$ cat flow/design.v
module bit_fifo #(parameter DEPTH = 768) (
	input clk,
	input reset,
	input din,
	input wr_en,
	input rd_en,
	output reg q,
	output empty,
	output full
);
	localparam AW = $clog2(DEPTH);
	localparam CW = $clog2(DEPTH+1);
	reg mem [0:DEPTH-1];
	reg [AW-1:0] wr_ptr;
	reg [AW-1:0] rd_ptr;
	reg [CW-1:0] count;
	wire do_wr = wr_en & ~full;
	wire do_rd = rd_en & ~empty;
	assign empty = (count == 0);
	assign full = (count == DEPTH);
	always @(posedge clk) begin
		if (do_wr)
			mem[wr_ptr] <= din;
	end
	always @(posedge clk) begin
		if (reset) begin
			wr_ptr <= 0;
			rd_ptr <= 0;
			count <= 0;
			q <= 0;
		end else begin
			if (do_wr)
				wr_ptr <= (wr_ptr == DEPTH-1) ? {AW{1'b0}} : wr_ptr + 1'b1;
			if (do_rd) begin
				q <= mem[rd_ptr];
				rd_ptr <= (rd_ptr == DEPTH-1) ? {AW{1'b0}} : rd_ptr + 1'b1;
			end
			if (do_wr & ~do_rd)
				count <= count + 1'b1;
			else if (do_rd & ~do_wr)
				count <= count - 1'b1;
		end
	end
endmodule
module ledDriver(input clk, input reset, output reg led, input data, input lastBit, input start, output finish, output reg read);
	reg running;
	reg resCounting;
	reg[4:0] count;
	always @(posedge clk) begin
		if (reset || ~running) begin
			count<=0;
		end else begin
			if (count!=24) begin
				count <= count + 1;
			end else begin
			 count <=0;
			end
		end
	end
  reg firstbit;
	always @(posedge clk) begin
	  if (reset) begin
	    running <= 0;
	    firstbit <= 1;	   
		read <= 0;
		resCounting <= 0;
	  end else begin
	    if (~running & start) begin
	      running <= 1;
	      firstbit <= 1;
	    end else if (running) begin
	      firstbit<=0;
	      if (lastBit && count==24) begin
	        running <= 0;
	        resCounting <= 1;	 
			read <= 0;
	      end else if (count==0 && ~firstbit) begin
			read <= 1;
	      end else read <= 0;
	    end else if (resCounting && finish) begin
	      resCounting <= 0;
	    end
	  end
	end
	always @(posedge clk) begin
		if (reset || ~running) begin
			led <= 0;
		end else begin
			if (count==0) begin
				led <= 1;
			end else if ( (count==8 && ~data) || (count==16 && data)) begin
				led<=0;
			end
		end
	end
	reg [10:0] resCounter;
	always @(posedge clk) begin
	  if (reset || ~resCounting) begin
	    resCounter<=0;
	  end else begin
	    resCounter <= resCounter+1;
	  end
	end
	assign finish = resCounter==11'h7FF;
endmodule
module ws2812_top(input clk, input reset, input spi_valid, input spi_data, output led);
	parameter NUM_LEDS = 32;
	localparam NUM_BITS = NUM_LEDS*24;
	reg switch;
	wire q1,q2;
	reg[12:0] writeCount;
	wire read;	
	wire write ;		   	   
	wire empty1, empty2;
	reg justSwitched;
	bit_fifo #(.DEPTH(NUM_BITS)) fifo1(
		.clk(clk),
		.reset(reset),
		.din(spi_data),
		.wr_en(spi_valid & ~switch & write),
		.rd_en(read & switch),
		.q(q1),
		.empty(empty1),
		.full()
	);	   
	bit_fifo #(.DEPTH(NUM_BITS)) fifo2(
		.clk(clk),
		.reset(reset),
		.din(spi_data),
		.wr_en(spi_valid & switch & write),
		.rd_en(read & ~switch),
		.q(q2),
		.empty(empty2),
		.full()
	);		  
	wire readData;
	assign readData = switch ? q1 : q2;
	wire empty;
	assign empty = switch ? empty1 : empty2;
	wire ledFinished;  
	wire readDriver;
	assign read = readDriver | justSwitched;
	ledDriver ledDriver_inst(
		.clk(clk),
		.reset(reset),
		.led(led),
		.data(readData),   
		.lastBit(empty),
		.start(justSwitched),
		.finish(ledFinished),
		.read(readDriver)				  
	);
	reg ledRealFinished;
	reg firstRun;
	always @(posedge clk) begin
		if (reset) begin
			firstRun <= 1;		 
			ledRealFinished <= 1;
		end else begin
			if (justSwitched) begin
				firstRun <= 0;				
			end
			if (ledFinished)
				ledRealFinished <= 1;
			else if (justSwitched)
				ledRealFinished <= 0;
		end
	end
	reg spiFinished;
	reg seenSwitch;
	assign write = ~spiFinished | (seenSwitch!=switch);	
	wire spiRealFinished;
	assign spiRealFinished = spiFinished & (seenSwitch==switch);
	always @(posedge clk) begin
		if (reset) begin 
			writeCount <= 0;
			spiFinished <= 0;
			seenSwitch <= 0;
		end else if (spi_valid) begin
			if (writeCount==NUM_BITS-1) begin   
				if (seenSwitch!=switch) begin
					writeCount <= 1;  
					spiFinished <= 0;
				end else begin
					spiFinished <= 1;
				end
			end else begin
				writeCount <= writeCount + 1;
				spiFinished <= 0;		 
				seenSwitch <= switch;
			end
		end
	end			 
	always @(posedge clk) begin
		if (reset) begin
			switch <= 0;			  
			justSwitched <= 0;
		end else begin	
			if ((firstRun | ledRealFinished) & spiRealFinished) begin
				switch <= ~switch;
				justSwitched <= 1;
			end else
				justSwitched <= 0;
		end
	end	
endmodule
$ cat flow/run.sh
#!/bin/bash
# the make line also repeats each setting of config.mk as NAME=value (left out here)
make -C /OpenROAD-flow-scripts/flow DESIGN_CONFIG=/design/flow/config.mk WORK_HOME=/design/flow/orfs CLKGATE_MAP_FILE= finish
$ cat flow/config.mk
export PLATFORM = sky130hd
export DESIGN_NAME = ws2812_top
export DESIGN_NICKNAME = ws2812_top
export VERILOG_FILES = /design/flow/design.v
export SDC_FILE = /design/flow/constraint.sdc
export NUM_CORES = 4
export LEC_CHECK = 0
export CAP_MARGIN = 20
export CORE_ASPECT_RATIO = 0.71
export CORE_MARGIN = 2
export CORE_UTILIZATION = 63
export CTS_CLUSTER_SIZE = 50
export GPL_ROUTABILITY_DRIVEN = 1
export PLACE_DENSITY = 0.89
export SETUP_SLACK_MARGIN = 3.04
export SLEW_MARGIN = 20
export TNS_END_PERCENT = 5
$ cat flow/constraint.sdc
create_clock -name core_clock -period 11.3 [get_ports {clk}]
set_input_delay 2.2600 -clock core_clock [delete_from_list [all_inputs] [get_ports {clk}]]
set_output_delay 2.2600 -clock core_clock [all_outputs]
set_load 0.01 [all_outputs]
==> impl_metrics.yaml, run 1 <==
# synthesis and place-and-route metrics
synthesis:
  synth.distinct_cells: 70
  area_leaders: "edfxtp_1 (65%), mux4_2 (11%), nor2_1 (8.8%)"
  synthAdderAreaFrac: 0.00616
  synth_area_um2: 71500
  ys_warn_count: 3
  synthXorXnorAreaFrac: 0.00674
  synthSimpleGateAreaFrac: 0.119
  yosys.area_share.aoi: 0.0308
  ys_cells: 5181
  most_common_cell: "nor2_1"
  synth_flops: 1638
  fp_nets: 5219
  ys_seq_share: 0.674
  mux_share: 0.133
  edf_count: 1536
  synth_cells: 5181
  top_area_frac: 0.646
  synth.avg_cell_area_um2: 13.8
  ys.flop_type: "edfxtp_1"
  synthArstFlopShare: 0
  synth_area_leader_cell: "edfxtp_1"
  netlist_top_cells_count: "nor2_1 (1679), edfxtp_1 (1536), clkbuf_1 (355)"
  top_logic_kind: "multiplexers"
  yosys_area_um2: 71500
global_routing:
  grt_usage: 0.319
  antenna_found_initial: 7
  grt_pass1_wl_mm: 274
  overflow: 0
  grt_max_degree: 331
  grt_pass1_vias: 44600
die:
  fp.coreArea_um2: 113000
  fp.dieH_um: 288
  num_rows: 104
  num_io_pins: 5
  fp.dieW_um: 404
  fp_util: 0.633
  dieArea_um2: 116000
clock_tree:
  cts_made_buffers: 148
  clk_pin_slew_ns: 0.07
  cts_resized: 0
  clockBufferDepth: 3
  tritoncts: "yes"
  clkSinkCount: 1638
  ctsHoldBuffers: 0
  root_buffer: "clkbuf_16"
  htreeDepth: 4
  clkLatencyLatePin_ns: 0.79
  postCtsSetupBuffers: 0
place:
  place_hpwl_mm: 99.4
  placed_area_um2: 72300
  place_ws_ns: 4.78
  place.gp.congestion: 0.896
  dp.cells: 6310
  io_buffer_count: 4
route:
  wl_mm: 187
  dr.pass1.iters: 8
  wl_per_cell_um: 28.5
  post-route-drc-count: 0
  ant_nets: 0
  vias: 45700
  vias_per_cell: 6.95
  drtIter0Drc: 8790
power_and_ir_drop:
  p_comb_frac: 0.014
  power_clock_mw: 5.05
  ir_worst_vdd_v: 0.000124
  clkPwrFrac: 0.426
  intPower_mw: 9.47
  power_leakage_nw: 22.5
  powerSeq_mw: 6.64
  p_seq_frac: 0.560
  p_switching_mw: 2.39
  comb-power_mw: 0.168
  power_density_nw_per_um2: 154
  swShare: 0.201
  power-top-group: "registers"
critical_path:
  ff2ff_setup_slack_ns: 6.30
  worstPathArrival_ns: 6.64
  path_common_cell: "o21ai_0"
  cp_top_family: "AND-OR/OR-AND gates"
  crit_chain: "clkdlybuf4s50_1 -> o21ai_0 -> nor3_2 -> ha_1 -> inv_1 -> ha_1 -> nor2b_1 -> o21ai_0 -> a21boi_0 -> o21ai_0 -> a21boi_0 -> o21a_1 -> o21ai_0 -> or3b_2 -> a21oi_1"
  crit_end: "fifo1.count[8]"
  r2r_cells: 17
  r2r-end: "fifo1.count[8]"
  critPathLaunch: "spi_valid"
  crit_buf_inv: 2
  crit_cells: 15
  crit_fanout: 10
  cp-end-kind: "flop"
  r2r_start: "fifo1.count[4]"
  cp_data_required_time_ns: 12.00
  cp-start-kind: "primary input"
  cpPeakStageDelay_ns: 0.61
  crit_slowest_cell: "clkdlybuf4s50_1"
  timing_worst_setup_path_type: "in2reg"
cells_and_area:
  fin_nets: 5018
  stdcell_count: 6582
  area_delta_synth_final_pct: 8.05
  finalInstanceArea_um2: 77200
  fill_cells: 6662
worst_hold_path:
  hold_depth: 1
  whs_endpoint: "ledDriver_inst.resCounter[0]"
  hold_start: "ledDriver_inst.resCounter[0]"
  holdCritPathClass: "reg2reg"
sta:
  fin_ws_ns: 5.36
  slew_violations: 0
  hold_viol_final: 0
  skew_ns: 0.0292
  period_used_share: 0.526
  worst_pin_slew_ns: 1.19
  fin_crit_ns: 5.94
  finalSetupViolations: 0
  fmax_ghz: 0.168
  rsz0062_at_grt: "false"
  finalSetupTns_ns: 0
  slew_headroom: 0.205
flow_run:
  tool_warnings: 67
  maxCapViolCount: 0
outcome:
  outcome: "no timing/DRC/antenna violations"
-- per-stage QoR --
stage	hold slack, ns	power [mW]	utilization
3_5_place_dp	0.437	6.93	0.640
3_3_place_gp	0.429	6.92	0.639
5_1_grt	0.476	12.1	0.684
2_1_floorplan	0.418	6.83	-
6_report	0.446	11.9	0.684
4_1_cts	0.451	11.8	0.682
-- per-layer routing --
layer  routed length (um)  share of wire  vias to the layer above  track usage
met2                83400           0.44                     4224        0.476
met4                 8560          0.046                       14        0.129
met5                   91        0.00049                        -            0
met3                33100           0.18                      817        0.114
met1                62300           0.33                    22200        0.435
li1                     -              -                    18400            -
-- layout make-up --
class                           count  area [um^2]  share of cell area
Inverter                           37          139             0.00180
Tap cell                         1484         1860              0.0240
Antenna cell                        4         10.0            0.000130
Multi-Input combinational cell   3051        21300               0.276
Clock buffer                      207         4170              0.0540
Timing Repair Buffer              104          980              0.0127
Sequential cell                  1638        48200               0.624
Clock inverter                     57          594             0.00770
==> inputs of run 2 (changes only) <==
Settings changed: CORE_ASPECT_RATIO 0.71 to unset, CORE_UTILIZATION 63 to 70, CTS_CLUSTER_SIZE 50 to unset, GPL_ROUTABILITY_DRIVEN 1 to unset, PLACE_DENSITY 0.89 to unset, SETUP_SLACK_MARGIN 3.04 to 1.49, TNS_END_PERCENT 5 to unset.
Clock period 11.3 ns to 7.53 ns, I/O delays scaled along.
==> run 2 against run 1 <==
Still clean. Sequential share of layout area fell by 0.095 points. Final area rose by 0.16%. Area after synthesis is the same. Sequential cell count stayed put. Clock skew shrank 0.0017 ns. Critical path depth unchanged. Critical path type unchanged.
==> impl_metrics.yaml, run 2 <==
# synthesis and place-and-route metrics
power_and_ir_drop:
  power-top-group: "registers"
  comb-power_mw: 0.245
  fin_total_pwr_mw: 18.0
  p_comb_frac: 0.014
  power_clock_mw: 7.75
  clkPwrFrac: 0.431
  swShare: 0.196
  ir_worst_vdd_v: 0.000264
  intPower_mw: 14.4
  p_seq_frac: 0.555
  power_leakage_nw: 22.6
  p_switching_mw: 3.52
  power_density_nw_per_um2: 232
  powerSeq_mw: 9.97
cells_and_area:
  fin_nets: 5049
  area_delta_synth_final_pct: 8.22
  finalInstanceArea_um2: 77300
  stdcell_count: 6504
  fill_cells: 6281
  post-route-util: 0.762
outcome:
  outcome: "no timing/DRC/antenna violations"
clock_tree:
  ctsHoldBuffers: 0
  clkSinkCount: 1638
  root_buffer: "clkbuf_16"
  clk_pin_slew_ns: 0.06
  postCtsSetupBuffers: 0
  tritoncts: "yes"
  clkLatencyLatePin_ns: 0.77
  cts_resized: 0
  cts_made_buffers: 163
  clockBufferDepth: 3
  htreeDepth: 4
critical_path:
  cpPeakStageDelay_ns: 0.62
  cp-end-kind: "flop"
  timing_worst_setup_path_type: "in2reg"
  crit_chain: "clkdlybuf4s50_1 -> o21ai_0 -> nor3_2 -> ha_1 -> inv_1 -> ha_1 -> nor2b_1 -> o21ai_0 -> a21boi_0 -> o21ai_0 -> a21boi_0 -> o21a_1 -> o21ai_0 -> or3b_2 -> a21oi_1"
  cp_data_required_time_ns: 8.20
  r2r_start: "switch"
  r2r_cells: 15
  crit_end: "fifo1.count[8]"
  worstPathArrival_ns: 5.95
  crit_fanout: 10
  critPathLaunch: "spi_valid"
  cp-start-kind: "primary input"
  crit_slowest_cell: "nor3_2"
  ff2ff_setup_slack_ns: 2.73
  cp_top_family: "AND-OR/OR-AND gates"
  crit_cells: 15
  r2r-end: "fifo1.count[8]"
  path_common_cell: "o21ai_0"
  crit_buf_inv: 2
die:
  fp_util: 0.704
  dieArea_um2: 105000
  fp.dieH_um: 323
  fp.coreArea_um2: 101000
  fp.dieW_um: 323
  num_rows: 117
  num_io_pins: 5
worst_hold_path:
  whs_endpoint: "ledDriver_inst.resCounter[0]"
  holdCritPathClass: "reg2reg"
  hold_depth: 1
  hold_start: "ledDriver_inst.resCounter[0]"
synthesis:
  top_logic_kind: "multiplexers"
  top_area_frac: 0.646
  synth.avg_cell_area_um2: 13.8
  synthXorXnorAreaFrac: 0.00674
  synth_area_um2: 71500
  synthSimpleGateAreaFrac: 0.119
  synthArstFlopShare: 0
  edf_count: 1536
  most_common_cell: "nor2_1"
  area_leaders: "edfxtp_1 (65%), mux4_2 (11%), nor2_1 (8.8%)"
  yosys.area_share.aoi: 0.0308
  ys_cells: 5181
  synth_cells: 5181
  synth_area_leader_cell: "edfxtp_1"
  mux_share: 0.133
  fp_nets: 5219
  synth_flops: 1638
  synthAdderAreaFrac: 0.00616
  ys.flop_type: "edfxtp_1"
  synth.distinct_cells: 70
  ys_warn_count: 3
  yosys_area_um2: 71500
  netlist_top_cells_count: "nor2_1 (1679), edfxtp_1 (1536), clkbuf_1 (355)"
  ys_seq_share: 0.674
sta:
  rsz0062_at_grt: "false"
  hold_slack_ns: 0.448
  worst_pin_slew_ns: 1.23
  fin_ws_ns: 2.26
  fin_crit_ns: 5.27
  slew_headroom: 0.177
  fmax_ghz: 0.190
  hold_viol_final: 0
  finalSetupViolations: 0
  slew_violations: 0
  period_used_share: 0.700
  skew_ns: 0.0275
  finalSetupTns_ns: 0
flow_run:
  tool_warnings: 63
  maxCapViolCount: 0
route:
  dr.pass1.iters: 9
  vias: 43700
  wl_per_cell_um: 27.5
  wl_mm: 179
  post-route-drc-count: 0
  ant_nets: 0
  drtIter0Drc: 7252
  vias_per_cell: 6.72
global_routing:
  grt_max_degree: 255
  grt_pass1_vias: 41200
  antenna_found_initial: 0
  overflow: 0
  grt_pass1_wl_mm: 262
  grt_usage: 0.346
place:
  place_ws_ns: 1.51
  place_hpwl_mm: 97.6
  io_buffer_count: 4
  placed_area_um2: 72200
  dp.cells: 6209
  place.gp.congestion: 0.870
## run 2: layout make-up
| class | instances | area, um^2 | area share |
|---|---|---|---|
| tap | 1368 | 1710 | 0.0221 |
| multi-input combinational | 3051 | 21200 | 0.275 |
| sequential | 1638 | 48200 | 0.623 |
| clock inverter | 53 | 459 | 0.00594 |
| timing repair buffer | 120 | 1060 | 0.0138 |
| antenna | 1 | 2.50 | 0.0000324 |
| inverter | 37 | 139 | 0.00180 |
| clock buffer | 236 | 4530 | 0.0586 |
## run 2: routing by layer
metal,global-route usage,up-vias,part of all wire
li1,-,18500,-
met1,0.533,22200,0.39
met2,0.514,2664,0.46
met3,0.0740,327,0.13
met4,0.0922,0,0.025
met5,0,-,0
==> inputs of run 3 (changes only) <==
Settings changed: CORE_UTILIZATION 70 to 54, GPL_ROUTABILITY_DRIVEN set to 1, PLACE_DENSITY_LB_ADDON set to 0.2, SETUP_SLACK_MARGIN 1.49 to 3.36.
Clock period 7.53 ns to 23.0 ns, I/O delays scaled along.
==> run 3 against run 2 <==
Area after synthesis unchanged. Register-to-register slack better by 15 ns. Synthesized cell count unchanged. Clock power is 66% lower. Sequential cell count is the same. Sequential power down 67%. Non-clock buffer count up 11. Die area grew 29%.
==> impl_metrics.yaml, run 3 <==
# synthesis and place-and-route metrics
outcome:
  outcome: "no timing/DRC/antenna violations"
power_and_ir_drop:
  p_seq_frac: 0.545
  power_clock_mw: 2.65
  ir_worst_vdd_v: 0.0000904
  comb-power_mw: 0.0811
  power_leakage_nw: 22.7
  intPower_mw: 4.78
  p_comb_frac: 0.014
  power_density_nw_per_um2: 76.7
  power-top-group: "registers"
  p_switching_mw: 1.22
  swShare: 0.203
  clkPwrFrac: 0.442
  powerSeq_mw: 3.26
  fin_total_pwr_mw: 5.99
clock_tree:
  root_buffer: "clkbuf_16"
  postCtsSetupBuffers: 0
  tritoncts: "yes"
  cts_resized: 0
  clk_pin_slew_ns: 0.06
  htreeDepth: 4
  clkLatencyLatePin_ns: 0.81
  clockBufferDepth: 3
  ctsHoldBuffers: 0
  cts_made_buffers: 168
  clkSinkCount: 1638
global_routing:
  grt_max_degree: 172
  grt_pass1_wl_mm: 265
  grt_pass1_vias: 42100
  overflow: 0
  grt_usage: 0.263
  antenna_found_initial: 0
place:
  io_buffer_count: 4
  place.gp.congestion: 0.846
  place_hpwl_mm: 100
route:
  wl_per_cell_um: 25.8
  dr.pass1.iters: 8
  drtIter0Drc: 5209
  vias_per_cell: 6.16
  post-route-drc-count: 0
  ant_nets: 0
  wl_mm: 178
  vias: 42600
  antenna-diode-count: 0
critical_path:
  cp-start-kind: "primary input"
  critPathLaunch: "spi_valid"
  crit_fanout: 10
  crit_slowest_cell: "nor3_2"
  ff2ff_setup_slack_ns: 17.87
  path_common_cell: "o21ai_0"
  cp-end-kind: "flop"
  cp_data_required_time_ns: 23.73
  crit_cells: 15
  cpPeakStageDelay_ns: 0.72
  crit_end: "fifo1.count[8]"
  r2r_start: "fifo2.rd_ptr[0]"
  cp_top_family: "AND-OR/OR-AND gates"
  timing_worst_setup_path_type: "in2reg"
  r2r_cells: 11
  crit_buf_inv: 2
  crit_chain: "clkdlybuf4s50_1 -> o21ai_0 -> nor3_2 -> ha_1 -> inv_1 -> ha_1 -> nor2b_1 -> o21ai_0 -> a21boi_0 -> o21ai_0 -> a21boi_0 -> o21a_1 -> o21ai_0 -> or3b_2 -> a21oi_1"
  worstPathArrival_ns: 9.19
  r2r-end: "fifo2.q"
worst_hold_path:
  whs_endpoint: "firstRun"
  holdCritPathClass: "reg2reg"
  hold_depth: 1
  hold_start: "firstRun"
sta:
  skew_ns: 0.0473
  rsz0062_at_grt: "false"
  finalSetupTns_ns: 0
  finalSetupViolations: 0
  slew_headroom: 0.278
  period_used_share: 0.368
  hold_viol_final: 0
  fmax_ghz: 0.118
  fin_crit_ns: 8.45
  worst_pin_slew_ns: 1.08
  slew_violations: 0
synthesis:
  synthSimpleGateAreaFrac: 0.119
  area_leaders: "edfxtp_1 (65%), mux4_2 (11%), nor2_1 (8.8%)"
  netlist_top_cells_count: "nor2_1 (1679), edfxtp_1 (1536), clkbuf_1 (355)"
  synth_area_leader_cell: "edfxtp_1"
  ys.flop_type: "edfxtp_1"
  yosys.area_share.aoi: 0.0308
  synthAdderAreaFrac: 0.00616
  mux_share: 0.133
  synth_cells: 5181
  synth.distinct_cells: 70
  synthXorXnorAreaFrac: 0.00674
  yosys_area_um2: 71500
  ys_cells: 5181
  synth.avg_cell_area_um2: 13.8
  synth_area_um2: 71500
  top_area_frac: 0.646
  top_logic_kind: "multiplexers"
  synthArstFlopShare: 0
  ys_warn_count: 3
  fp_nets: 5219
  edf_count: 1536
  ys_seq_share: 0.674
  most_common_cell: "nor2_1"
  synth_flops: 1638
flow_run:
  tool_warnings: 51
  maxCapViolCount: 0
die:
  fp.coreArea_um2: 131000
  fp.dieW_um: 368
  dieArea_um2: 135000
  num_rows: 133
  num_io_pins: 5
  fp_util: 0.544
  fp.dieH_um: 368
cells_and_area:
  fill_cells: 10200
  area_delta_synth_final_pct: 9.29
  fin_nets: 5065
-- run 3: final cells by class --
type	instances	area [um^2]	share of cell area
Multi-Input combinational cell	3051	21200	0.272
Inverter	37	139	0.00178
Clock inverter	91	871	0.0112
Timing Repair Buffer	131	1040	0.0134
Sequential cell	1638	48200	0.617
Tap cell	1755	2200	0.0281
Clock buffer	210	4420	0.0567
-- run 3: metrics by stage --
stage                     setup WS [ns]  hold slack [ns]  area (um^2)  utilization  instances
after floorplan                   15.12            0.418        71500            -       5181
after global placement            13.90            0.431        72600        0.553       6607
after detailed placement          13.80            0.435        72700        0.553       6611
after CTS                         14.66            0.448        78000        0.593       6912
after global routing              14.21            0.480        78100        0.594       6913
final                             14.55            0.444        78100        0.594       6913
-- run 3: layer usage --
metal	routed length (um)	part of all wire	vias up	track usage
met3	14200	0.080	363	0.0456
met5	0	0	-	0
met1	70900	0.40	21900	0.360
met2	86900	0.49	1744	0.433
li1	-	-	18600	-
met4	6160	0.035	0	0.0880
==> inputs of run 4 (changes only) <==
Settings changed: CORE_ASPECT_RATIO set to 0.69, CORE_UTILIZATION 54 to 72, CTS_CLUSTER_DIAMETER set to 213, CTS_CLUSTER_SIZE set to 10, GPL_ROUTABILITY_DRIVEN 1 to unset, PLACE_DENSITY set to 0.6, PLACE_DENSITY_LB_ADDON 0.2 to unset, SETUP_SLACK_MARGIN 3.36 to 2.2.
Clock period 23.0 ns to 7.51 ns, I/O delays scaled along.
==> run 4 against run 3 <==
Global-route usage grew 9.7 points. Clock skew shrank 0.020 ns. Largest power group unchanged. First-iteration DRC count grew 42%. Critical path type unchanged. Sequential power grew to 3.1 times the previous value. Area after synthesis is the same. Highest routed layer is now met5. Non-clock buffer count shrank 15.
==> impl_metrics.yaml, run 4 <==
# synthesis and place-and-route metrics
synthesis:
  yosys_area_um2: 71500
  ys_seq_share: 0.674
  synth_area_um2: 71500
  synthAdderAreaFrac: 0.00616
  yosys.area_share.aoi: 0.0308
  synth.distinct_cells: 70
  mux_share: 0.133
  synthSimpleGateAreaFrac: 0.119
  most_common_cell: "nor2_1"
  synth_cells: 5181
  top_area_frac: 0.646
  edf_count: 1536
  synthXorXnorAreaFrac: 0.00674
  area_leaders: "edfxtp_1 (65%), mux4_2 (11%), nor2_1 (8.8%)"
  synth_area_leader_cell: "edfxtp_1"
  ys.flop_type: "edfxtp_1"
  ys_cells: 5181
  netlist_top_cells_count: "nor2_1 (1679), edfxtp_1 (1536), clkbuf_1 (355)"
  synth_flops: 1638
  top_logic_kind: "multiplexers"
  ys_warn_count: 3
  synthArstFlopShare: 0
  fp_nets: 5219
  synth.avg_cell_area_um2: 13.8
clock_tree:
  clk_pin_slew_ns: 0.05
  cts_made_buffers: 181
  root_buffer: "clkbuf_16"
  htreeDepth: 4
  clockBufferDepth: 3
  ctsHoldBuffers: 0
  clkSinkCount: 1638
  clkLatencyLatePin_ns: 0.78
  tritoncts: "yes"
critical_path:
  worstPathArrival_ns: 5.80
  cp_top_family: "AND-OR/OR-AND gates"
  cp-start-kind: "primary input"
  cp-end-kind: "flop"
  crit_chain: "clkdlybuf4s50_1 -> o21ai_0 -> nor3_4 -> ha_1 -> inv_1 -> ha_1 -> nor2b_1 -> o21ai_0 -> a21boi_0 -> o21ai_0 -> a21boi_0 -> o21a_1 -> o21ai_0 -> or3b_2 -> a21oi_1"
  ff2ff_setup_slack_ns: 2.51
  timing_worst_setup_path_type: "in2reg"
  crit_cells: 15
  crit_buf_inv: 2
  crit_slowest_cell: "clkdlybuf4s50_1"
  critPathLaunch: "spi_valid"
  cp_data_required_time_ns: 8.22
  r2r_start: "fifo1.count[0]"
  cpPeakStageDelay_ns: 0.62
  crit_end: "fifo1.count[8]"
  path_common_cell: "o21ai_0"
  crit_fanout: 10
  r2r-end: "fifo1.count[8]"
  r2r_cells: 17
worst_hold_path:
  holdCritPathClass: "reg2reg"
  hold_depth: 1
  whs_endpoint: "ledDriver_inst.resCounter[0]"
  hold_start: "ledDriver_inst.resCounter[0]"
power_and_ir_drop:
  powerSeq_mw: 10.0
  swShare: 0.197
  intPower_mw: 14.5
  power_leakage_nw: 22.6
  comb-power_mw: 0.250
  ir_worst_vdd_v: 0.000240
  power_clock_mw: 7.86
  p_switching_mw: 3.57
  p_seq_frac: 0.552
  clkPwrFrac: 0.434
  power-top-group: "registers"
  power_density_nw_per_um2: 234
  p_comb_frac: 0.014
cells_and_area:
  fill_cells: 5531
  fin_nets: 5063
  area_delta_synth_final_pct: 8.24
  finalInstanceArea_um2: 77300
  seq_area_um2: 48200
  logic_area_um2: 21200
die:
  num_io_pins: 5
  fp_util: 0.730
  dieArea_um2: 102000
  num_rows: 95
  fp.dieW_um: 383
  fp.dieH_um: 266
  fp.coreArea_um2: 97800
route:
  dr.pass1.iters: 6
  post-route-drc-count: 0
  vias: 44100
  ant_nets: 0
  wl_per_cell_um: 28.0
  antenna-diode-count: 0
  wl_mm: 180
  drtIter0Drc: 7401
  vias_per_cell: 6.86
flow_run:
  tool_warnings: 53
  maxCapViolCount: 0
place:
  place_hpwl_mm: 102
  io_buffer_count: 4
  place.gp.congestion: 0.916
  placed_area_um2: 72200
  place_ws_ns: 1.59
sta:
  slew_headroom: 0.196
  fin_crit_ns: 5.09
  rsz0062_at_grt: "true"
  slew_violations: 0
  fin_ws_ns: 2.42
  worst_pin_slew_ns: 1.21
  finalSetupTns_ns: 0
  fmax_ghz: 0.197
  period_used_share: 0.677
  finalSetupViolations: 0
  skew_ns: 0.0270
  hold_viol_final: 0
global_routing:
  overflow: 0
  antenna_found_initial: 5
  grt_usage: 0.361
  grt_pass1_wl_mm: 268
  grt_max_degree: 267
  grt_pass1_vias: 42200
outcome:
  outcome: "no timing/DRC/antenna violations"
run 4: cell type report:
class                      instances  share of cell area
clock buffer                     276              0.0647
timing repair buffer             116              0.0142
clock inverter                     3            0.000437
tap                             1309              0.0212
sequential                      1638               0.623
multi-input combinational       3051               0.275
inverter                          37             0.00180
run 4: what timing repair did:
action	4_1_cts	5_1_grt
setup buffers	0	0
gates resized	0	2
endpoints found under the setup margin	0	2
run 4: stage by stage:
step / hold WS, ns / utilization / power, mW / instances
after floorplan: 0.418 / - / 10.3 / 5181
after global placement: 0.429 / 0.737 / 10.4 / 6143
after detailed placement: 0.451 / 0.738 / 10.4 / 6149
after CTS: 0.452 / 0.789 / 18.1 / 6428
after global routing: 0.470 / 0.791 / 18.5 / 6430
final: 0.448 / 0.791 / 18.1 / 6430
run 4: per-layer routing:
metal	wire length, um	global-route usage	up-vias	share of wire
met1	68900	0.571	22100	0.38
li1	-	-	18500	-
met3	29700	0.111	302	0.17
met5	32	0	-	0.00018
met2	77400	0.495	3174	0.43
met4	3990	0.0957	4	0.022
==> inputs of run 5 (changes only) <==
Settings changed: ABC_AREA set to 1, CORE_ASPECT_RATIO 0.69 to unset, CORE_UTILIZATION 72 to 65, CTS_CLUSTER_DIAMETER 213 to unset, CTS_CLUSTER_SIZE 10 to unset, HOLD_SLACK_MARGIN set to -0.09, SETUP_SLACK_MARGIN 2.2 to unset.
Clock period 7.51 ns to 13.1 ns, I/O delays scaled along.
==> run 5 against run 4 <==
Still clean. Worst hold slack improved by 0.0019 ns. Critical path depth rose by 1. First-iteration DRC count fell by 0.27%. Critical path type unchanged. Critical endpoint is now fifo2.count[7].
==> impl_metrics.yaml, run 5 <==
# synthesis and place-and-route metrics
outcome:
  outcome: "no timing/DRC/antenna violations"
synthesis:
  synth_cells: 7932
  synthSimpleGateAreaFrac: 0.246
  ys_cells: 7932
  fp_nets: 7970
  top_logic_kind: "simple AND/OR/NAND/NOR gates"
  ys_seq_share: 0.641
  synthXorXnorAreaFrac: 0.00290
  area_leaders: "edfxtp_1 (61%), nor2_1 (11%), nand2_1 (7.4%)"
  synth_area_leader_cell: "edfxtp_1"
  synth_flops: 1638
  synth.avg_cell_area_um2: 9.48
  ys.flop_type: "edfxtp_1"
  mux_share: 0.000266
  synthArstFlopShare: 0
  yosys.area_share.aoi: 0.0505
  ys_warn_count: 3
  synth.distinct_cells: 58
  most_common_cell: "nor2_1"
  top_area_frac: 0.613
  edf_count: 1536
  synthAdderAreaFrac: 0.00586
  netlist_top_cells_count: "nor2_1 (2298), edfxtp_1 (1536), nand2_1 (1481)"
  yosys_area_um2: 75200
  synth_area_um2: 75200
critical_path:
  cp-end-kind: "flop"
  cp-start-kind: "primary input"
  r2r-end: "fifo1.q"
  crit_fanout: 11
  cp_data_required_time_ns: 13.76
  crit_slowest_cell: "nand2_1"
  cpPeakStageDelay_ns: 0.64
  crit_cells: 16
  crit_chain: "clkdlybuf4s50_1 -> nand3_1 -> inv_1 -> nand2_1 -> inv_2 -> ha_1 -> inv_1 -> ha_1 -> a21o_1 -> a31oi_1 -> o21ai_0 -> a21oi_1 -> o21ai_0 -> xor2_1 -> o21ai_0 -> inv_1"
  ff2ff_setup_slack_ns: 8.70
  timing_worst_setup_path_type: "in2reg"
  crit_buf_inv: 5
  r2r_cells: 17
  critPathLaunch: "spi_valid"
  cp_top_family: "AND-OR/OR-AND gates"
  crit_end: "fifo2.count[7]"
  r2r_start: "fifo1.rd_ptr[0]"
  worstPathArrival_ns: 6.22
worst_hold_path:
  hold_start: "ledDriver_inst.running"
  holdCritPathClass: "reg2reg"
  hold_depth: 1
  whs_endpoint: "ledDriver_inst.firstbit"
flow_run:
  tool_warnings: 60
  maxCapViolCount: 0
clock_tree:
  clk_pin_slew_ns: 0.06
  ctsHoldBuffers: 0
  root_buffer: "clkbuf_16"
  clockBufferDepth: 3
  clkSinkCount: 1638
  clkLatencyLatePin_ns: 0.79
  tritoncts: "yes"
  cts_made_buffers: 167
  postCtsSetupBuffers: 0
  cts_resized: 0
  htreeDepth: 4
sta:
  fin_ws_ns: 7.53
  finalSetupViolations: 0
  slew_headroom: 0.235
  slew_violations: 0
  rsz0062_at_grt: "false"
  fin_crit_ns: 5.57
  skew_ns: 0.0278
  finalSetupTns_ns: 0
  worst_pin_slew_ns: 1.15
  period_used_share: 0.425
  hold_viol_final: 0
  fmax_ghz: 0.180
power_and_ir_drop:
  powerSeq_mw: 5.75
  intPower_mw: 8.40
  p_switching_mw: 2.26
  swShare: 0.212
  ir_worst_vdd_v: 0.000121
  power_leakage_nw: 27.6
  clkPwrFrac: 0.425
  comb-power_mw: 0.382
  power_density_nw_per_um2: 132
  p_comb_frac: 0.036
  p_seq_frac: 0.539
  power-top-group: "registers"
  power_clock_mw: 4.54
place:
  place.gp.congestion: 0.914
  place_ws_ns: 6.77
  place_hpwl_mm: 103
  placed_area_um2: 75500
  io_buffer_count: 4
cells_and_area:
  area_delta_synth_final_pct: 7.24
  fin_nets: 7664
  post-route-util: 0.704
  finalInstanceArea_um2: 80600
die:
  num_rows: 124
  fp.dieW_um: 344
  num_io_pins: 5
  dieArea_um2: 118000
  fp_util: 0.657
  fp.dieH_um: 344
  fp.coreArea_um2: 115000
global_routing:
  grt_pass1_vias: 51500
  overflow: 0
  antenna_found_initial: 4
  grt_pass1_wl_mm: 296
  grt_usage: 0.328
  grt_max_degree: 252
route:
  wl_per_cell_um: 21.1
  antenna-diode-count: 0
  post-route-drc-count: 0
  ant_nets: 0
  vias: 55700
  vias_per_cell: 6.00
  dr.pass1.iters: 8
  drtIter0Drc: 7381
  wl_mm: 196
[run 5: metrics by stage]
stage | instances | hold WS, ns | total power [mW]
after floorplan | 7932 | 0.418 | 6.09
after global routing | 9278 | 0.467 | 10.9
after global placement | 8969 | 0.427 | 6.23
after CTS | 9278 | 0.449 | 10.7
final | 9278 | 0.450 | 10.7
after detailed placement | 8969 | 0.444 | 6.23
[run 5: area by class of cell]
| cell class | instances | area, um^2 |
|---|---|---|
| multi-input combinational | 5355 | 23000 |
| tap | 1512 | 1890 |
| clock inverter | 78 | 548 |
| inverter | 325 | 1250 |
| timing repair buffer | 139 | 1130 |
| sequential | 1638 | 48200 |
| fill | 8876 | 33900 |
| clock buffer | 231 | 4610 |
[run 5: per-layer routing]
layer / up-vias / global-route usage / share of wire
li1: 25700 / - / -
met1: 26900 / 0.478 / 0.41
met2: 2650 / 0.504 / 0.45
met3: 345 / 0.0687 / 0.11
met4: 4 / 0.0979 / 0.026
met5: - / 0 / 0.00011
==> inputs of run 6 (changes only) <==
Settings changed: ABC_AREA 1 to unset, CORE_UTILIZATION 65 to 71, HOLD_SLACK_MARGIN -0.09 to unset.
Clock period 13.1 ns to 8.85 ns, I/O delays scaled along.
==> run 6 against run 5 <==
Still clean. Global-route usage increased by 2.0 points. Critical path depth decreased by 1. Count of clock-buffer cells in the layout decreased by 2. Non-clock buffer count increased by 1. Clock skew about the same. Wire length decreased by 9.8%. Power increased by 44%. Die area decreased by 13%. Critical endpoint is now fifo2.count[8]. Highest routed layer unchanged.
==> impl_metrics.yaml, run 6 <==
# synthesis and place-and-route metrics
power_and_ir_drop:
  power_density_nw_per_um2: 199
  swShare: 0.196
  p_comb_frac: 0.014
  powerSeq_mw: 8.48
  power-top-group: "registers"
  p_seq_frac: 0.551
  clkPwrFrac: 0.435
  comb-power_mw: 0.212
  p_switching_mw: 3.02
  power_clock_mw: 6.70
  power_leakage_nw: 22.8
  intPower_mw: 12.4
  ir_worst_vdd_v: 0.000206
  fin_total_pwr_mw: 15.4
flow_run:
  tool_warnings: 61
  maxCapViolCount: 0
critical_path:
  cp_top_family: "AND-OR/OR-AND gates"
  crit_slowest_cell: "nor2_1"
  crit_chain: "clkdlybuf4s50_1 -> o21ai_0 -> nor2_1 -> ha_1 -> inv_1 -> ha_1 -> nor2b_1 -> o21ai_0 -> a21boi_0 -> o21ai_0 -> a21boi_0 -> o21a_1 -> o21ai_0 -> or3b_2 -> a21oi_1"
  cp-end-kind: "flop"
  path_common_cell: "o21ai_0"
  crit_cells: 15
  ff2ff_setup_slack_ns: 4.15
  cp-start-kind: "primary input"
  cpPeakStageDelay_ns: 0.73
  crit_buf_inv: 2
  r2r-end: "fifo2.count[8]"
  timing_worst_setup_path_type: "in2reg"
  r2r_cells: 15
  cp_data_required_time_ns: 9.52
  critPathLaunch: "spi_valid"
  crit_end: "fifo2.count[8]"
  worstPathArrival_ns: 6.15
  r2r_start: "switch"
  crit_fanout: 9
route:
  ant_nets: 0
  wl_mm: 177
  wl_per_cell_um: 27.3
  drtIter0Drc: 6857
  post-route-drc-count: 0
  vias: 43600
  dr.pass1.iters: 6
  vias_per_cell: 6.75
outcome:
  outcome: "no timing/DRC/antenna violations"
synthesis:
  ys_warn_count: 3
  ys_cells: 5181
  edf_count: 1536
  mux_share: 0.133
  netlist_top_cells_count: "nor2_1 (1679), edfxtp_1 (1536), clkbuf_1 (355)"
  synth.avg_cell_area_um2: 13.8
  most_common_cell: "nor2_1"
  area_leaders: "edfxtp_1 (65%), mux4_2 (11%), nor2_1 (8.8%)"
  synthArstFlopShare: 0
  synth_cells: 5181
  synthXorXnorAreaFrac: 0.00674
  synth.distinct_cells: 70
  top_logic_kind: "multiplexers"
  ys_seq_share: 0.674
  yosys.area_share.aoi: 0.0308
  synthAdderAreaFrac: 0.00616
  synth_area_leader_cell: "edfxtp_1"
  yosys_area_um2: 71500
  synthSimpleGateAreaFrac: 0.119
  fp_nets: 5219
  synth_flops: 1638
  top_area_frac: 0.646
  ys.flop_type: "edfxtp_1"
  synth_area_um2: 71500
sta:
  hold_slack_ns: 0.447
  hold_viol_final: 0
  rsz0062_at_grt: "false"
  slew_headroom: 0.266
  finalSetupViolations: 0
  worst_pin_slew_ns: 1.10
  fin_crit_ns: 5.48
  fin_ws_ns: 3.37
  period_used_share: 0.619
  skew_ns: 0.0275
  finalSetupTns_ns: 0
  fmax_ghz: 0.183
  slew_violations: 0
place:
  place_hpwl_mm: 99.5
  place.gp.congestion: 0.895
  place_ws_ns: 2.60
  io_buffer_count: 4
worst_hold_path:
  hold_depth: 1
  hold_start: "ledDriver_inst.resCounter[0]"
  holdCritPathClass: "reg2reg"
  whs_endpoint: "ledDriver_inst.resCounter[0]"
die:
  fp.dieH_um: 321
  fp.coreArea_um2: 100000
  num_rows: 116
  fp_util: 0.715
  dieArea_um2: 103000
  num_io_pins: 5
  fp.dieW_um: 321
cells_and_area:
  area_delta_synth_final_pct: 8.52
  fill_cells: 5893
  fin_nets: 5068
clock_tree:
  clkSinkCount: 1638
  ctsHoldBuffers: 0
  clkLatencyLatePin_ns: 0.77
  tritoncts: "yes"
  clk_pin_slew_ns: 0.06
  clockBufferDepth: 3
  postCtsSetupBuffers: 0
  cts_resized: 0
  cts_made_buffers: 162
  root_buffer: "clkbuf_16"
  htreeDepth: 4
global_routing:
  overflow: 0
  grt_max_degree: 313
  grt_pass1_wl_mm: 262
  grt_pass1_vias: 41900
  grt_usage: 0.349
  antenna_found_initial: 2
run 6: per-stage QoR:
stage / utilization / std cells / cell area, um^2
6_report: 0.775 / 6466 / 77500
5_1_grt: 0.775 / 6464 / 77500
4_1_cts: 0.774 / 6461 / 77400
3_5_place_dp: 0.723 / 6161 / 72300
3_3_place_gp: 0.723 / 6161 / 72300
2_1_floorplan: - / 5181 / 71500
run 6: cell type report:
cell class | instances | area, um^2 | area share
Multi-Input combinational cell | 3051 | 21200 | 0.274
Clock inverter | 71 | 598 | 0.00771
Antenna cell | 2 | 5.00 | 0.0000645
Timing Repair Buffer | 140 | 1220 | 0.0157
Clock buffer | 229 | 4540 | 0.0585
Inverter | 37 | 139 | 0.00179
Sequential cell | 1638 | 48200 | 0.621
Tap cell | 1298 | 1620 | 0.0209
run 6: metal layers:
layer  part of all wire  GRT usage  up-vias
li1                   -          -    18600
met1               0.39      0.530    22100
met2               0.45      0.515     2660
met3               0.13     0.0795      350
met4              0.030      0.107        2
met5           0.000057          0        -
==> inputs of run 7 (changes only) <==
Settings changed: ABC_AREA set to 1.
Clock period 8.85 ns to 10.0 ns, I/O delays scaled along.
==> run 7 against run 6 <==
Final cell count up 41%. Largest power group unchanged. Global-route usage up 1.0 points. Sequential share of layout area down 2.3 points. Wire length up 11%. Die area up 5.2%. Count of clock-buffer cells in the layout down 9. Critical path depth up 1. Area after synthesis up 5.2%. Still clean on timing, DRC and antenna. Synthesized cell count up 53%.
==> impl_metrics.yaml, run 7 <==
# synthesis and place-and-route metrics
critical_path:
  crit_slowest_cell: "nand2_1"
  crit_buf_inv: 5
  timing_worst_setup_path_type: "in2reg"
  cp_top_family: "AND-OR/OR-AND gates"
  r2r-end: "fifo2.rd_ptr[4]"
  crit_cells: 16
  r2r_cells: 11
  critPathLaunch: "spi_valid"
  cpPeakStageDelay_ns: 0.61
  worstPathArrival_ns: 5.59
  cp-start-kind: "primary input"
  cp-end-kind: "flop"
  cp_data_required_time_ns: 10.66
  ff2ff_setup_slack_ns: 5.83
  crit_end: "fifo2.count[7]"
  crit_chain: "clkdlybuf4s50_1 -> nand3_1 -> inv_1 -> nand2_1 -> inv_2 -> ha_1 -> inv_1 -> ha_1 -> a21o_1 -> a31oi_1 -> o21ai_0 -> a21oi_1 -> o21ai_0 -> xor2_1 -> o21ai_0 -> inv_1"
  crit_fanout: 11
  r2r_start: "fifo2.rd_ptr[1]"
synthesis:
  synth_flops: 1638
  area_leaders: "edfxtp_1 (61%), nor2_1 (11%), nand2_1 (7.4%)"
  top_area_frac: 0.613
  ys_seq_share: 0.641
  synth_area_leader_cell: "edfxtp_1"
  synth.distinct_cells: 58
  synth_area_um2: 75200
  synthArstFlopShare: 0
  synth_cells: 7932
  yosys.area_share.aoi: 0.0505
  netlist_top_cells_count: "nor2_1 (2298), edfxtp_1 (1536), nand2_1 (1481)"
  synth.avg_cell_area_um2: 9.48
  ys_cells: 7932
  ys.flop_type: "edfxtp_1"
  yosys_area_um2: 75200
  mux_share: 0.000266
  edf_count: 1536
  synthXorXnorAreaFrac: 0.00290
  synthSimpleGateAreaFrac: 0.246
  ys_warn_count: 3
  synthAdderAreaFrac: 0.00586
  most_common_cell: "nor2_1"
  top_logic_kind: "simple AND/OR/NAND/NOR gates"
  fp_nets: 7970
clock_tree:
  clockBufferDepth: 3
  ctsHoldBuffers: 0
  root_buffer: "clkbuf_16"
  clk_pin_slew_ns: 0.06
  htreeDepth: 4
  cts_resized: 0
  clkSinkCount: 1638
  tritoncts: "yes"
  postCtsSetupBuffers: 0
  cts_made_buffers: 162
  clkLatencyLatePin_ns: 0.79
power_and_ir_drop:
  comb-power_mw: 0.507
  power_density_nw_per_um2: 173
  p_switching_mw: 2.92
  power-top-group: "registers"
  ir_worst_vdd_v: 0.000164
  powerSeq_mw: 7.53
  intPower_mw: 11.0
  power_leakage_nw: 27.6
  swShare: 0.209
  p_comb_frac: 0.036
  clkPwrFrac: 0.424
  power_clock_mw: 5.92
  fin_total_pwr_mw: 14.0
  p_seq_frac: 0.539
route:
  post-route-drc-count: 0
  ant_nets: 0
  vias: 56500
  dr.pass1.iters: 6
  vias_per_cell: 6.19
  wl_per_cell_um: 21.4
  wl_mm: 196
  drtIter0Drc: 8673
cells_and_area:
  post-route-util: 0.766
  finalInstanceArea_um2: 80500
  seq_area_um2: 48200
  fin_nets: 7661
  fill_cells: 7133
  area_delta_synth_final_pct: 7.03
  logic_area_um2: 23000
global_routing:
  grt_pass1_wl_mm: 296
  antenna_found_initial: 1
  grt_max_degree: 282
  overflow: 0
  grt_pass1_vias: 53200
  grt_usage: 0.359
sta:
  finalSetupTns_ns: 0
  skew_ns: 0.0280
  period_used_share: 0.493
  finalSetupViolations: 0
  fin_crit_ns: 4.93
  hold_viol_final: 0
  rsz0062_at_grt: "false"
  slew_headroom: 0.175
  worst_pin_slew_ns: 1.24
  slew_violations: 0
  fmax_ghz: 0.203
outcome:
  outcome: "no timing/DRC/antenna violations"
die:
  num_io_pins: 5
  fp.coreArea_um2: 105000
  fp.dieW_um: 329
  fp_util: 0.715
  dieArea_um2: 109000
  fp.dieH_um: 329
  num_rows: 119
worst_hold_path:
  holdCritPathClass: "reg2reg"
  hold_depth: 1
  hold_start: "ledDriver_inst.resCounter[0]"
  whs_endpoint: "ledDriver_inst.resCounter[0]"
place:
  place.gp.congestion: 0.910
  io_buffer_count: 4
  placed_area_um2: 75300
  place_hpwl_mm: 103
flow_run:
  tool_warnings: 81
  maxCapViolCount: 0
[run 7: through the flow]
| stage | std cells | setup WS, ns | hold WS [ns] |
|---|---|---|---|
| after floorplan | 7932 | 5.68 | 0.418 |
| after global placement | 8848 | 4.25 | 0.432 |
| after detailed placement | 8849 | 4.26 | 0.450 |
| after CTS | 9138 | 5.05 | 0.462 |
| after global routing | 9139 | 4.69 | 0.466 |
| final | 9140 | 5.07 | 0.463 |
[run 7: layout make-up]
cell class,count,area share
Multi-Input combinational cell,5355,0.286
Clock buffer,220,0.0569
Timing Repair Buffer,141,0.0147
Tap cell,1391,0.0216
Inverter,325,0.0156
Clock inverter,69,0.00653
Antenna cell,1,0.0000311
Sequential cell,1638,0.599
[run 7: routing by layer]
metal,share of wire,global-route usage,routed length (um)
met1,0.38,0.503,74800
met4,0.033,0.128,6460
met5,0.000041,0,8
met2,0.46,0.561,89800
met3,0.13,0.0767,24700
==> inputs of run 8 (changes only) <==
Settings changed: ABC_AREA 1 to unset, CORE_UTILIZATION 71 to 21.
Clock period 10.0 ns to 58.0 ns, I/O delays scaled along.
==> run 8 against run 7 <==
Critical path depth down 1. Critical endpoint is now fifo2.count[8]. Final area up 1.6%. Register-to-register slack better by 47 ns. Sequential cell count unchanged.
==> impl_metrics.yaml, run 8 <==
# synthesis and place-and-route metrics
sta:
  fin_ws_ns: 42.83
  slew_violations: 0
  hold_viol_final: 0
  slew_headroom: 0.221
  hold_slack_ns: 0.448
  skew_ns: 0.0747
  finalSetupTns_ns: 0
  fmax_ghz: 0.0659
  fin_crit_ns: 15.17
  rsz0062_at_grt: "false"
  finalSetupViolations: 0
  period_used_share: 0.261
  worst_pin_slew_ns: 1.15
global_routing:
  use_met3: 0.0156
  grt_use_met1: 0.129
  busiest_layer: "met2"
  grt_pass1_wl_mm: 269
  use_met2: 0.176
  grt_max_degree: 254
  antenna_found_initial: 1
  grt_usage: 0.101
  grt_pass1_vias: 42700
  overflow: 0
clock_tree:
  cts_made_buffers: 171
  postCtsSetupBuffers: 0
  clockBufferDepth: 3
  root_buffer: "clkbuf_16"
  ctsHoldBuffers: 0
  clkLatencyLatePin_ns: 0.85
  tritoncts: "yes"
  cts_resized: 0
  clkSinkCount: 1638
  htreeDepth: 4
  clk_pin_slew_ns: 0.06
synthesis:
  synthSimpleGateAreaFrac: 0.119
  ys_warn_count: 3
  ys_cells: 5181
  mux_share: 0.133
  top_area_frac: 0.646
  area_leaders: "edfxtp_1 (65%), mux4_2 (11%), nor2_1 (8.8%)"
  synthAdderAreaFrac: 0.00616
  synth_flops: 1638
  synth_area_um2: 71500
  synth_area_leader_cell: "edfxtp_1"
  netlist_top_cells_count: "nor2_1 (1679), edfxtp_1 (1536), clkbuf_1 (355)"
  synth.distinct_cells: 70
  synth_cells: 5181
  synth.avg_cell_area_um2: 13.8
  yosys.area_share.aoi: 0.0308
  ys_seq_share: 0.674
  most_common_cell: "nor2_1"
  top_logic_kind: "multiplexers"
  fp_nets: 5219
  ys.flop_type: "edfxtp_1"
  edf_count: 1536
  synthXorXnorAreaFrac: 0.00674
  synthArstFlopShare: 0
  yosys_area_um2: 71500
critical_path:
  r2r-end: "fifo1.count[8]"
  cp-start-kind: "primary input"
  crit_end: "fifo2.count[8]"
  cp_top_family: "AND-OR/OR-AND gates"
  r2r_cells: 17
  crit_chain: "clkdlybuf4s50_1 -> o21ai_0 -> nor2_1 -> ha_1 -> inv_1 -> ha_1 -> nor2b_1 -> o21ai_0 -> a21boi_0 -> o21ai_0 -> a21boi_0 -> o21a_1 -> o21ai_0 -> or3b_2 -> a21oi_1"
  crit_slowest_cell: "clkdlybuf4s50_1"
  crit_buf_inv: 2
  timing_worst_setup_path_type: "in2reg"
  cp_data_required_time_ns: 58.75
  crit_cells: 15
  crit_fanout: 9
  ff2ff_setup_slack_ns: 53.21
  path_common_cell: "o21ai_0"
  r2r_start: "fifo1.count[4]"
  critPathLaunch: "spi_valid"
  cpPeakStageDelay_ns: 0.61
  worstPathArrival_ns: 15.91
  cp-end-kind: "flop"
die:
  num_rows: 214
  fp.dieH_um: 587
  num_io_pins: 5
  fp.dieW_um: 587
  fp_util: 0.211
  fp.coreArea_um2: 339000
  dieArea_um2: 345000
worst_hold_path:
  hold_depth: 1
  hold_start: "firstRun"
  holdCritPathClass: "reg2reg"
  whs_endpoint: "firstRun"
flow_run:
  maxCapViolCount: 0
  tool_warnings: 60
power_and_ir_drop:
  intPower_mw: 1.90
  p_comb_frac: 0.013
  comb-power_mw: 0.0318
  clkPwrFrac: 0.446
  swShare: 0.206
  p_switching_mw: 0.494
  power_clock_mw: 1.07
  power_leakage_nw: 22.8
  power_density_nw_per_um2: 29.3
  power-top-group: "registers"
  powerSeq_mw: 1.29
  p_seq_frac: 0.541
  ir_worst_vdd_v: 0.0000214
cells_and_area:
  logic_area_um2: 21200
  fill_cells: 35200
  area_delta_synth_final_pct: 14.4
  seq_area_um2: 48200
  fin_nets: 5058
route:
  antenna-diode-count: 0
  dr.pass1.iters: 8
  ant_nets: 0
  post-route-drc-count: 0
  drtIter0Drc: 4685
  vias_per_cell: 4.39
  vias: 42600
  wl_per_cell_um: 18.6
  wl_mm: 181
place:
  io_buffer_count: 4
  place.gp.congestion: 0.794
  place_hpwl_mm: 99.5
  place_ws_ns: 41.99
outcome:
  outcome: "no timing/DRC/antenna violations"
-- run 8: metal layers --
layer / up-vias / wire [um]
li1: 18500 / -
met1: 22200 / 73200
met2: 1561 / 90400
met3: 272 / 12400
met4: 0 / 4580
met5: - / 0
-- run 8: stage by stage --
stage	instance area (um^2)	instances	power, mW	util
after floorplan	71500	5181	1.33	-
after global placement	76100	9377	1.35	0.224
after detailed placement	76200	9380	1.35	0.224
after CTS	81600	9698	2.41	0.241
after global routing	81800	9701	2.46	0.241
final	81800	9701	2.39	0.241
-- run 8: cell type report --
type	instances	share of cell area
clock buffers	245	0.0570
clock inverters	73	0.00995
inverters	37	0.00170
multi-input cells	3051	0.260
flip-flops and latches	1638	0.589
well taps	4536	0.0694
repair buffers	121	0.0128
==> inputs of run 9 (changes only) <==
Settings changed: CORE_UTILIZATION 21 to 45.
Clock period 58.0 ns to 23.6 ns, I/O delays scaled along.
==> run 9 against run 8 <==
Highest routed layer unchanged. Critical endpoint is now fifo1.count[8]. Critical path depth stayed put. Non-clock buffer count is 29 higher. Die area is 53% lower. Worst setup slack worse by 28 ns.
==> impl_metrics.yaml, run 9 <==
# synthesis and place-and-route metrics
critical_path:
  crit_cells: 15
  ff2ff_setup_slack_ns: 18.71
  cp-end-kind: "flop"
  cpPeakStageDelay_ns: 0.74
  crit_fanout: 10
  r2r-end: "fifo2.q"
  crit_buf_inv: 2
  r2r_cells: 11
  cp-start-kind: "primary input"
  r2r_start: "fifo2.rd_ptr[1]"
  cp_top_family: "AND-OR/OR-AND gates"
  crit_slowest_cell: "nor3_2"
  crit_chain: "clkdlybuf4s50_1 -> o21ai_0 -> nor3_2 -> ha_1 -> inv_1 -> ha_1 -> nor2b_1 -> o21ai_0 -> a21boi_0 -> o21ai_0 -> a21boi_0 -> o21a_1 -> o21ai_0 -> or3b_2 -> a21oi_1"
  critPathLaunch: "spi_valid"
  path_common_cell: "o21ai_0"
  worstPathArrival_ns: 9.21
  cp_data_required_time_ns: 24.33
  timing_worst_setup_path_type: "in2reg"
  crit_end: "fifo1.count[8]"
clock_tree:
  clk_pin_slew_ns: 0.06
  ctsHoldBuffers: 0
  root_buffer: "clkbuf_16"
  cts_made_buffers: 173
  htreeDepth: 4
  tritoncts: "yes"
  clkSinkCount: 1638
  clockBufferDepth: 3
  cts_resized: 0
  clkLatencyLatePin_ns: 0.83
  postCtsSetupBuffers: 0
route:
  wl_met1_mm: 76.9
  wl_met2_mm: 87.3
  antenna-diode-count: 0
  ant_nets: 0
  vias_per_cell: 5.84
  vias: 42400
  post-route-drc-count: 0
  drtIter0Drc: 5301
  wl_mm: 183
  wl_per_cell_um: 25.1
  dr.pass1.iters: 5
  wl_met3_mm: 13.0
  top_layer: "met4"
power_and_ir_drop:
  p_comb_frac: 0.013
  p_seq_frac: 0.540
  p_switching_mw: 1.24
  power_clock_mw: 2.63
  intPower_mw: 4.65
  comb-power_mw: 0.0780
  ir_worst_vdd_v: 0.0000770
  power-top-group: "registers"
  clkPwrFrac: 0.447
  fin_total_pwr_mw: 5.89
  swShare: 0.210
  powerSeq_mw: 3.18
  power_density_nw_per_um2: 74.7
  power_leakage_nw: 22.9
sta:
  rsz0062_at_grt: "false"
  skew_ns: 0.0761
  slew_headroom: 0.162
  finalSetupTns_ns: 0
  worst_pin_slew_ns: 1.26
  slew_violations: 0
  fmax_ghz: 0.118
  fin_ws_ns: 15.12
  fin_crit_ns: 8.48
  hold_viol_final: 0
  finalSetupViolations: 0
  period_used_share: 0.359
synthesis:
  fp_nets: 5219
  synth.distinct_cells: 70
  area_leaders: "edfxtp_1 (65%), mux4_2 (11%), nor2_1 (8.8%)"
  synth.avg_cell_area_um2: 13.8
  most_common_cell: "nor2_1"
  synth_flops: 1638
  yosys_area_um2: 71500
  netlist_top_cells_count: "nor2_1 (1679), edfxtp_1 (1536), clkbuf_1 (355)"
  top_area_frac: 0.646
  synthAdderAreaFrac: 0.00616
  synth_cells: 5181
  ys_seq_share: 0.674
  synthArstFlopShare: 0
  mux_share: 0.133
  synth_area_um2: 71500
  top_logic_kind: "multiplexers"
  synth_area_leader_cell: "edfxtp_1"
  ys_warn_count: 3
  edf_count: 1536
  yosys.area_share.aoi: 0.0308
  ys_cells: 5181
  synthSimpleGateAreaFrac: 0.119
  synthXorXnorAreaFrac: 0.00674
  ys.flop_type: "edfxtp_1"
die:
  dieArea_um2: 162000
  num_rows: 146
  fp.coreArea_um2: 158000
  fp_util: 0.452
  fp.dieW_um: 402
  num_io_pins: 5
  fp.dieH_um: 402
cells_and_area:
  fill_cells: 13600
  logic_area_um2: 21200
  fin_nets: 5089
  seq_area_um2: 48200
  stdcell_count: 7264
  post-route-util: 0.499
  area_delta_synth_final_pct: 10.3
global_routing:
  antenna_found_initial: 0
  grt_max_degree: 276
  grt_pass1_vias: 41800
  grt_pass1_wl_mm: 272
  grt_usage: 0.224
  overflow: 0
outcome:
  outcome: "no timing/DRC/antenna violations"
flow_run:
  tool_warnings: 52
  maxCapViolCount: 0
worst_hold_path:
  hold_start: "ledDriver_inst.resCounter[0]"
  whs_endpoint: "ledDriver_inst.resCounter[0]"
  holdCritPathClass: "reg2reg"
  hold_depth: 1
place:
  place_hpwl_mm: 103
  io_buffer_count: 4
  place.gp.congestion: 0.842
  place_ws_ns: 14.32
  dp.cells: 6948
## run 9: metal layers
metal  vias to the layer above  GRT usage
met4                         0     0.0671
met3                       326     0.0356
met2                      1508      0.364
li1                      18600          -
met5                         -          0
met1                     22000      0.313
## run 9: per-stage QoR
stage               hold WS, ns  cell area (um^2)
floorplan                 0.418             71500
global placement          0.427             73200
detailed placement        0.437             73300
CTS                       0.448             78800
global route              0.462             78800
finish                    0.444             78800
## run 9: final cells by class
class                   count  area share
multi-input cells        3051       0.269
well taps                2072      0.0329
flip-flops and latches   1638       0.611
clock buffers             232      0.0581
inverters                  37     0.00176
repair buffers            150      0.0153
clock inverters            84      0.0117
==> inputs of run 10 (changes only) <==
Settings changed: CAP_MARGIN 20 to 40, CELL_PAD_IN_SITES_DETAIL_PLACEMENT set to 1, CORE_UTILIZATION 45 to 40, CTS_CLUSTER_SIZE set to 26, GPL_ROUTABILITY_DRIVEN set to 0, MAX_ROUTING_LAYER set to met4, PLACE_DENSITY 0.6 to unset, PLACE_DENSITY_LB_ADDON set to 0.15, SETUP_SLACK_MARGIN set to 5.0, SLEW_MARGIN 20 to 0.
Clock period 23.6 ns to 48.9 ns, I/O delays scaled along.
==> run 10 against run 9 <==
Critical endpoint is now fifo1.mem[110]. Largest cell class unchanged. Clock power down 51%. Worst hold slack better by 0.0070 ns. Power down 52%. Final area up 1.3%. Wire length up 9.6%. Core utilization down 5.1 points. First-iteration DRC count down 30%.
==> impl_metrics.yaml, run 10 <==
# synthesis and place-and-route metrics
critical_path:
  cp-start-kind: "primary input"
  timing_worst_setup_path_type: "in2reg"
  r2r_cells: 15
  crit_fanout: 193
  cp_top_family: "buffers and inverters"
  path_common_cell: "buf_4"
  cp-end-kind: "flop"
  cp_data_required_time_ns: 49.48
  critPathLaunch: "spi_data"
  crit_buf_inv: 9
  crit_end: "fifo1.mem[110]"
  r2r_start: "switch"
  r2r-end: "fifo1.count[8]"
  crit_slowest_cell: "buf_4"
  worstPathArrival_ns: 14.61
  crit_cells: 9
  ff2ff_setup_slack_ns: 43.95
  crit_chain: "buf_8 -> buf_12 -> buf_4 -> buf_12 -> buf_4 -> buf_12 -> buf_4 -> buf_4 -> buf_16"
  cpPeakStageDelay_ns: 0.74
clock_tree:
  clkSinkCount: 1638
  htreeDepth: 4
  root_buffer: "clkbuf_16"
  postCtsSetupBuffers: 0
  clkLatencyLatePin_ns: 0.83
  clk_pin_slew_ns: 0.06
  clockBufferDepth: 3
  cts_resized: 0
  ctsHoldBuffers: 0
  tritoncts: "yes"
  cts_made_buffers: 177
sta:
  finalSetupViolations: 0
  skew_ns: 0.0429
  hold_slack_ns: 0.451
  slew_violations: 0
  fin_ws_ns: 34.87
  fin_crit_ns: 14.03
  slew_headroom: 0.334
  hold_viol_final: 0
  fmax_ghz: 0.0713
  rsz0062_at_grt: "false"
  worst_pin_slew_ns: 0.998
  finalSetupTns_ns: 0
  period_used_share: 0.287
synthesis:
  synth.distinct_cells: 70
  synth.avg_cell_area_um2: 13.8
  ys_warn_count: 3
  yosys.area_share.aoi: 0.0308
  ys_cells: 5181
  synth_flops: 1638
  fp_nets: 5219
  yosys_area_um2: 71500
  synth_area_um2: 71500
  edf_count: 1536
  synth_area_leader_cell: "edfxtp_1"
  synthXorXnorAreaFrac: 0.00674
  synthAdderAreaFrac: 0.00616
  mux_share: 0.133
  ys.flop_type: "edfxtp_1"
  synth_cells: 5181
  top_logic_kind: "multiplexers"
  area_leaders: "edfxtp_1 (65%), mux4_2 (11%), nor2_1 (8.8%)"
  top_area_frac: 0.646
  netlist_top_cells_count: "nor2_1 (1679), edfxtp_1 (1536), clkbuf_1 (355)"
  ys_seq_share: 0.674
  synthSimpleGateAreaFrac: 0.119
  synthArstFlopShare: 0
  most_common_cell: "nor2_1"
worst_hold_path:
  whs_endpoint: "firstRun"
  hold_depth: 1
  hold_start: "firstRun"
  holdCritPathClass: "reg2reg"
cells_and_area:
  stdcell_count: 7595
  fin_nets: 5130
  area_delta_synth_final_pct: 11.7
global_routing:
  grt_max_degree: 245
  overflow: 0
  grt_pass1_vias: 45400
  grt_pass1_wl_mm: 300
  grt_usage: 0.228
  antenna_found_initial: 5
die:
  fp_util: 0.401
  num_io_pins: 5
  fp.coreArea_um2: 178000
  fp.dieW_um: 427
  fp.dieH_um: 427
  num_rows: 155
  dieArea_um2: 182000
power_and_ir_drop:
  powerSeq_mw: 1.53
  power_density_nw_per_um2: 35.7
  p_comb_frac: 0.015
  power_clock_mw: 1.28
  comb-power_mw: 0.0424
  ir_worst_vdd_v: 0.0000291
  power_leakage_nw: 23.2
  intPower_mw: 2.25
  clkPwrFrac: 0.447
  fin_total_pwr_mw: 2.85
  swShare: 0.212
  p_switching_mw: 0.604
  p_seq_frac: 0.538
  power-top-group: "registers"
route:
  wl_per_cell_um: 26.4
  vias_per_cell: 5.65
  post-route-drc-count: 0
  wl_mm: 200
  ant_nets: 0
  dr.pass1.iters: 5
  drtIter0Drc: 3725
  vias: 42900
place:
  place_ws_ns: 34.15
  place_hpwl_mm: 115
  io_buffer_count: 4
  dp.cells: 7268
outcome:
  outcome: "no timing/DRC/antenna violations"
flow_run:
  maxCapViolCount: 0
  tool_warnings: 54
[run 10: cell type report]
class,count,area [um^2]
Antenna cell,1,2.50
Fill cell,17800,98200
Timing Repair Buffer,187,1980
Clock buffer,236,4700
Tap cell,2355,2950
Inverter,37,139
Clock inverter,90,712
Sequential cell,1638,48200
Multi-Input combinational cell,3051,21100
[run 10: routing by layer]
layer  global-route usage  up-vias  part of all wire
li1                     -    18700                 -
met1                0.291    22800              0.42
met2                0.386     1085              0.51
met3               0.0288      312             0.049
met4               0.0626        0             0.025
met5                    -        -                 0
[run 10: per-stage QoR]
stage / util / area [um^2]
global route: 0.448 / 79800
finish: 0.448 / 79800
floorplan: - / 71500
CTS: 0.448 / 79800
global placement: 0.413 / 73600
detailed placement: 0.418 / 74400
Power is estimated from default activity; no workload was simulated.
